## aoc_solver_top
module aoc_solver_top #(
    parameter WIDTH    = 32,
    parameter HEIGHT   = 32,
    parameter LOG_SIZE = 10
) (
    input         clear,
    input         clock,
    input  [31:0] reg_wdata,
    input         reg_write_strobe,
    input  [3:0]  reg_addr,
    output [31:0] reg_rdata
);
    localparam LATENCY = WIDTH + 5;
    localparam CELLS   = WIDTH * HEIGHT;
    localparam [2:0] S_START    = 3'd0;
    localparam [2:0] S_LOAD     = 3'd1;
    localparam [2:0] S_PROCESS  = 3'd2;
    localparam [2:0] S_CHECK    = 3'd3;
    localparam [2:0] S_FINISHED = 3'd4;
    reg  [LOG_SIZE-1:0] ram_write_addr;
    wire ram_write_en = reg_write_strobe & (reg_addr == 4'd3);
    wire start        = reg_write_strobe & (reg_addr == 4'd0) & reg_wdata[0];
    always @(posedge clock)
        if (clear)
            ram_write_addr <= {LOG_SIZE{1'b0}};
        else if (reg_write_strobe & (reg_addr == 4'd2))
            ram_write_addr <= reg_wdata[LOG_SIZE-1:0];
    reg [2:0]          state;
    reg [LOG_SIZE-1:0] x_count, y_count, read_addr;
    reg [15:0]         total_removed;
    reg                has_changed;
    wire in_load      = (state == S_LOAD);
    wire in_process   = (state == S_PROCESS);
    wire enable_shift = in_load | in_process;
    reg mem [0:(1<<LOG_SIZE)-1];
    reg rd_q0, rd_q1, rd_q2;
    always @(posedge clock)
        if (clear) begin
            rd_q0 <= 1'b0;
            rd_q1 <= 1'b0;
            rd_q2 <= 1'b0;
        end else begin
            rd_q0 <= mem[read_addr];
            rd_q1 <= rd_q0;
            rd_q2 <= rd_q1;
        end
    wire row0 = rd_q2;
    reg [WIDTH-1:0] line1, line2;
    wire row1 = line1[WIDTH-1];
    wire row2 = line2[WIDTH-1];
  ...
make LEC_CHECK=0 CAP_MARGIN=20 CORE_ASPECT_RATIO=0.71 CORE_MARGIN=2 CORE_UTILIZATION=72 CTS_CLUSTER_DIAMETER=147 PLACE_DENSITY=0.63 SETUP_SLACK_MARGIN=0.7 SLEW_MARGIN=20 finish   # period 4.9 ns
run.sh (not shown) runs the stock make flow with config.mk's settings and CLKGATE_MAP_FILE=.
The starting point ran to the end with no violations.
Next try:
- CORE_ASPECT_RATIO: 0.71 -> not set
- CORE_UTILIZATION: 72 -> 40
- CTS_CLUSTER_DIAMETER: 147 -> not set
- PLACE_DENSITY: 0.63 -> not set
- SETUP_SLACK_MARGIN: 0.7 -> -0.04
- clock period: 4.9 -> 4.0 ns (I/O delays scaled with it)
The new run finished clean. Die size came out higher by 79%. Design area goes up by 3.9%. Worst setup slack loses 670 ps. Global-route usage decreases by 12 points. Count of clock-buffer cells in the layout climbs by 18. Sequential power is higher by about 22%. Fmax rises by 6.1%. Register-to-register slack degrades by 670 ps. Wire length climbs by 5.1%. Synthesized cell count stays the same. Total power rose by about 30%.

run A:
Starting RTL as in the previous note.
==> flow/config.mk <==
export PLATFORM = sky130hd
export DESIGN_NAME = aoc_solver_top
export DESIGN_NICKNAME = aoc_solver_top
export VERILOG_FILES = /design/flow/design.v
export SDC_FILE = /design/flow/constraint.sdc
export NUM_CORES = 4
export LEC_CHECK = 0
export CAP_MARGIN = 20
export CELL_PAD_IN_SITES_DETAIL_PLACEMENT = 0
export CORE_MARGIN = 2
export CORE_UTILIZATION = 69
export CTS_CLUSTER_SIZE = 57
export HOLD_SLACK_MARGIN = 0.09
export SETUP_SLACK_MARGIN = 0.95
export SLEW_MARGIN = 30
==> flow/constraint.sdc <==
create_clock -name core_clock -period 3.2 [get_ports {clock}]
set_input_delay 0.6400 -clock core_clock [delete_from_list [all_inputs] [get_ports {clock}]]
set_output_delay 0.6400 -clock core_clock [all_outputs]
set_load 0.01 [all_outputs]
Although run A finished all stages, its layout failed final checks on negative setup slack.
What run B does differently from run A at the input level:
diff --git a/flow/config.mk b/flow/config.mk
--- a/flow/config.mk
+++ b/flow/config.mk
@@ -10,6 +10,6 @@
 export CORE_MARGIN = 2
-export CORE_UTILIZATION = 69
+export CORE_UTILIZATION = 72
 export CTS_CLUSTER_SIZE = 57
 export HOLD_SLACK_MARGIN = 0.09
-export SETUP_SLACK_MARGIN = 0.95
+export SETUP_SLACK_MARGIN = 1.31
 export SLEW_MARGIN = 30
==> flow/constraint.sdc <==
create_clock -name core_clock -period 4.41 [get_ports {clock}]
set_input_delay 0.8820 -clock core_clock [delete_from_list [all_inputs] [get_ports {clock}]]
set_output_delay 0.8820 -clock core_clock [all_outputs]
set_load 0.01 [all_outputs]
--- outcome ---
Looking at the reports, run B completed the entire flow and the layout it produced met the timing, DRC and antenna checks.
When run B is set beside run A, its logic area turns out to be about 12% smaller.
Run A -> run B: hold buffer count at CTS delta 0, exact match
NOTE power of the sequential group run A->run B decreased by more than a quarter
Side by side, final critical-path setup slack turned out higher in run B than in run A.
Sum of internal, switching and leakage power for run B is lower than for run A.
Setup changes, run B to run C
diff --git a/flow/config.mk b/flow/config.mk
--- a/flow/config.mk
+++ b/flow/config.mk
@@ -7,9 +7,9 @@
 export LEC_CHECK = 0
-export CAP_MARGIN = 20
+export CAP_MARGIN = 0
 export CELL_PAD_IN_SITES_DETAIL_PLACEMENT = 0
 export CORE_MARGIN = 2
-export CORE_UTILIZATION = 72
+export CORE_UTILIZATION = 69
 export CTS_CLUSTER_SIZE = 57
 export HOLD_SLACK_MARGIN = 0.09
-export SETUP_SLACK_MARGIN = 1.31
+export SETUP_SLACK_MARGIN = 0.92
 export SLEW_MARGIN = 30
==> flow/constraint.sdc <==
create_clock -name core_clock -period 3.2 [get_ports {clock}]
set_input_delay 0.6400 -clock core_clock [delete_from_list [all_inputs] [get_ports {clock}]]
set_output_delay 0.6400 -clock core_clock [all_outputs]
set_load 0.01 [all_outputs]
## What came out
The layout from run C, despite a flow that completed every stage, fails the layout checks, with the failing checks listed as negative setup slack. Compare run C and run B | setup slack lower: run C. Looking at data arrival time of the critical path across run C and run B, the one that comes out higher is run B. Routed wire length was higher in run C than in run B. Going from run B to run C, worst path required time shrinks by 1200 ps. | minimum clock period after layout | run C vs run B | better |. Clock input transition at the sequential cells of the worst setup and hold paths: run B vs run C — no meaningful difference. Total power on run C is behind run B. Run B → run C: global-route usage rose 1.8 points; design area rose 0.0085 mm^2; count of fill cells added during filler insertion fell 651.
The following lists how run D was set up differently from run C:
==> flow/config.mk <==
export PLATFORM = sky130hd
export DESIGN_NAME = aoc_solver_top
export DESIGN_NICKNAME = aoc_solver_top
export VERILOG_FILES = /design/flow/design.v
export SDC_FILE = /design/flow/constraint.sdc
export NUM_CORES = 4
export LEC_CHECK = 0
export CAP_MARGIN = 20
export CORE_MARGIN = 2
export CORE_UTILIZATION = 21
export SLEW_MARGIN = 20
==> flow/constraint.sdc <==
create_clock -name core_clock -period 5.23 [get_ports {clock}]
set_input_delay 1.0460 -clock core_clock [delete_from_list [all_inputs] [get_ports {clock}]]
set_output_delay 1.0460 -clock core_clock [all_outputs]
set_load 0.01 [all_outputs]
[summary]
Run D finished every step from synthesis to the final layout, and the layout passed the timing, DRC and antenna checks.
Looking at slowest cell on the critical path, the dfxtp_1 result is from run D; the or4_4 one comes from run C.
Delta (run D minus run C): weighted congestion reported at the end of routability-driven placement went down by 8.5%; sequential cell area in the final layout was more or less identical; area of the multi-input gates went down by about 13%; setup TNS went up by 850 ps; global-route usage went down by 24 points.
Post-route cell area, run D vs run C: down by a few percent
Power is estimated from default activity; no workload was simulated.
